Design project_euler_17, start of the top module:
module project_euler_17(
  input clk,
  input reset,
  output reg [3:0] ones_digit,
  output reg [3:0] tens_digit,
  output reg [3:0] hundreds_digit,
  output reg [15:0] letter_count,
  output reg done
);
  integer next_ones_digit;
  integer next_tens_digit;
  integer next_hundreds_digit;
  integer letters;
  always @(posedge clk or posedge reset)
  begin
    if (reset) begin
      ones_digit <= 0;
      tens_digit <= 0;
      hundreds_digit <= 0;
      letter_count <= 0;
      done <= 0;
    end
    else if (!done) begin
      next_ones_digit = 0;
      next_tens_digit = 0;
      next_hundreds_digit = 0;
      letters = 0;
      next_tens_digit[3:0] = tens_digit;
      next_hundreds_digit[3:0] = hundreds_digit;
      if (ones_digit == 9) begin
        next_ones_digit = 0;
        if (tens_digit == 9) begin
          next_tens_digit = 0;
          if (hundreds_digit == 9) begin
            next_hundreds_digit = 0;
            letters += 11;  
            done <= 1;
          end
          else
            next_hundreds_digit[3:0] = hundreds_digit + 1;
        end
        else
          next_tens_digit[3:0] = tens_digit + 1;
      end
      else
        next_ones_digit[3:0] = ones_digit + 1;
      if (next_tens_digit != 1) begin
        case (next_ones_digit)
          1: letters += 3;  
          2: letters += 3;  
          3: letters += 5;  
          4: letters += 4;  
  ...
Size: ~360 cells after synthesis, ~29 flip-flops, ~31 I/O pins, ~2900 sq um of cells after synthesis.
clock: 5.48 ns
lec_check: 0
cap_margin: 20
core_margin: 2
core_utilization: 65
cts_cluster_diameter: 30
cts_cluster_size: 44
setup_slack_margin: 1.07
slew_margin: 20
run.sh (not shown) runs the stock make flow with config.mk's settings and CLKGATE_MAP_FILE=.
The baseline finished but fails on setup timing.
Change:
ABC_AREA = 1   (was unset)
CTS_CLUSTER_DIAMETER = 49   (was 30)
CTS_CLUSTER_SIZE = unset   (was 44)
SETUP_SLACK_MARGIN = 1.33   (was 1.07)
clock period = 4.86 ns   (was 5.48 ns; I/O delays follow)
Effect:
- Now the flow did not get past clock tree synthesis (4_1_cts), error DPL-0033
- die size shrinks by 7.4%
- area after synthesis shrinks by 7.8%
- synthesized cell count grows by 12%
Change:
ABC_AREA = unset   (was 1)
CORE_UTILIZATION = 58   (was 65)
CTS_CLUSTER_DIAMETER = unset   (was 49)
SETUP_SLACK_MARGIN = 1.7   (was 1.33)
clock period = 6.8 ns   (was 4.86 ns; I/O delays follow)
After rerunning:
- This time the run produced a clean layout
- die area rose by 20%
- synthesized cell count decreases by 11%
- synthesized area grows by 8.5%
Change:
ABC_AREA = 1   (was unset)
CORE_ASPECT_RATIO = 0.5   (was unset)
CORE_UTILIZATION = 72   (was 58)
CTS_CLUSTER_DIAMETER = 371   (was unset)
CTS_CLUSTER_SIZE = 99   (was unset)
HOLD_SLACK_MARGIN = -0.07   (was unset)
PLACE_DENSITY = 0.36   (was unset)
SETUP_SLACK_MARGIN = unset   (was 1.7)
Worst setup slack gets worse by 0.42 ns.
Worst hold slack is about the same.
Area after synthesis drops by 7.8%.

## build 93
project_euler_17 again, from the RTL that the note above started with.
// project_euler_17
module project_euler_17(
  input clk,
  input reset,
  output reg [3:0] ones_digit,
  output reg [3:0] tens_digit,
  output reg [3:0] hundreds_digit,
  output reg [15:0] letter_count,
  output reg done
);
==> flow/config.mk <==
export PLATFORM = sky130hd
export DESIGN_NAME = project_euler_17
export DESIGN_NICKNAME = project_euler_17
export VERILOG_FILES = /design/flow/design.v
export SDC_FILE = /design/flow/constraint.sdc
export NUM_CORES = 4
export LEC_CHECK = 0
export ABC_AREA = 1
export CAP_MARGIN = 20
export CORE_MARGIN = 2
export CORE_UTILIZATION = 70
export CTS_CLUSTER_SIZE = 100
export PLACE_DENSITY = 0.83
export SETUP_SLACK_MARGIN = 1.63
export SLEW_MARGIN = 20
export TNS_END_PERCENT = 10
==> flow/constraint.sdc <==
create_clock -name core_clock -period 5.78 [get_ports {clk}]
set_input_delay 1.1560 -clock core_clock [delete_from_list [all_inputs] [get_ports {clk}]]
set_output_delay 1.1560 -clock core_clock [all_outputs]
set_load 0.01 [all_outputs]
Build 93 never completed, since it errored out during clock tree synthesis (4_1_cts).
## Diff of input files: build 75 against build 93
# build 93
export LEC_CHECK = 0
export ABC_AREA = 1
export CAP_MARGIN = 20
export CORE_MARGIN = 2
export CORE_UTILIZATION = 70
export CTS_CLUSTER_SIZE = 100
export PLACE_DENSITY = 0.83
export SETUP_SLACK_MARGIN = 1.63
export SLEW_MARGIN = 20
export TNS_END_PERCENT = 10
create_clock -name core_clock -period 5.78 [get_ports {clk}]
# build 75
export LEC_CHECK = 0
export CAP_MARGIN = 20
export CORE_MARGIN = 2
export CORE_UTILIZATION = 59
export SLEW_MARGIN = 20
create_clock -name core_clock -period 6.98 [get_ports {clk}]
- | detailed placement HPWL | lower: build 75 |
- Of build 93 and build 75, the run reporting the higher average instance area after synthesis was build 75.
- Build 75 went all the way through the flow, and no timing, DRC or antenna check failed.
- Build 75 vs build 93 — chip area from the yosys synthesis statistics climbed by a little under 10%
#### Input delta (build 3 over build 75)
# build 75
export LEC_CHECK = 0
export CAP_MARGIN = 20
export CORE_MARGIN = 2
export CORE_UTILIZATION = 59
export SLEW_MARGIN = 20
create_clock -name core_clock -period 6.98 [get_ports {clk}]
# build 3
export LEC_CHECK = 0
export CAP_MARGIN = 20
export CORE_MARGIN = 2
export CORE_UTILIZATION = 40
export SLEW_MARGIN = 20
create_clock -name core_clock -period 10.0 [get_ports {clk}]
Notes after the runs:
Build 3 vs build 75: non-clock buffer total of the final layout down by more than 10%
A worst setup path endpoint of letter_count[13] is what build 3 shows, while letter_count[15] belongs to build 75.
When build 3 is set beside build 75, its largest fanout on the critical path turns out to be 2 smaller.
Build 75 → build 3: relative area change from synthesis to final layout shows no meaningful change, via count decreased by 4.3% relative to the old numbers.
Build 3 — data required time at the worst endpoint 3.03 ns higher, build 75 as reference
Taking build 75 as the reference, in build 3 starting density of the core now smaller, core footprint now larger, multi-input gate share of the layout cell area comparable.
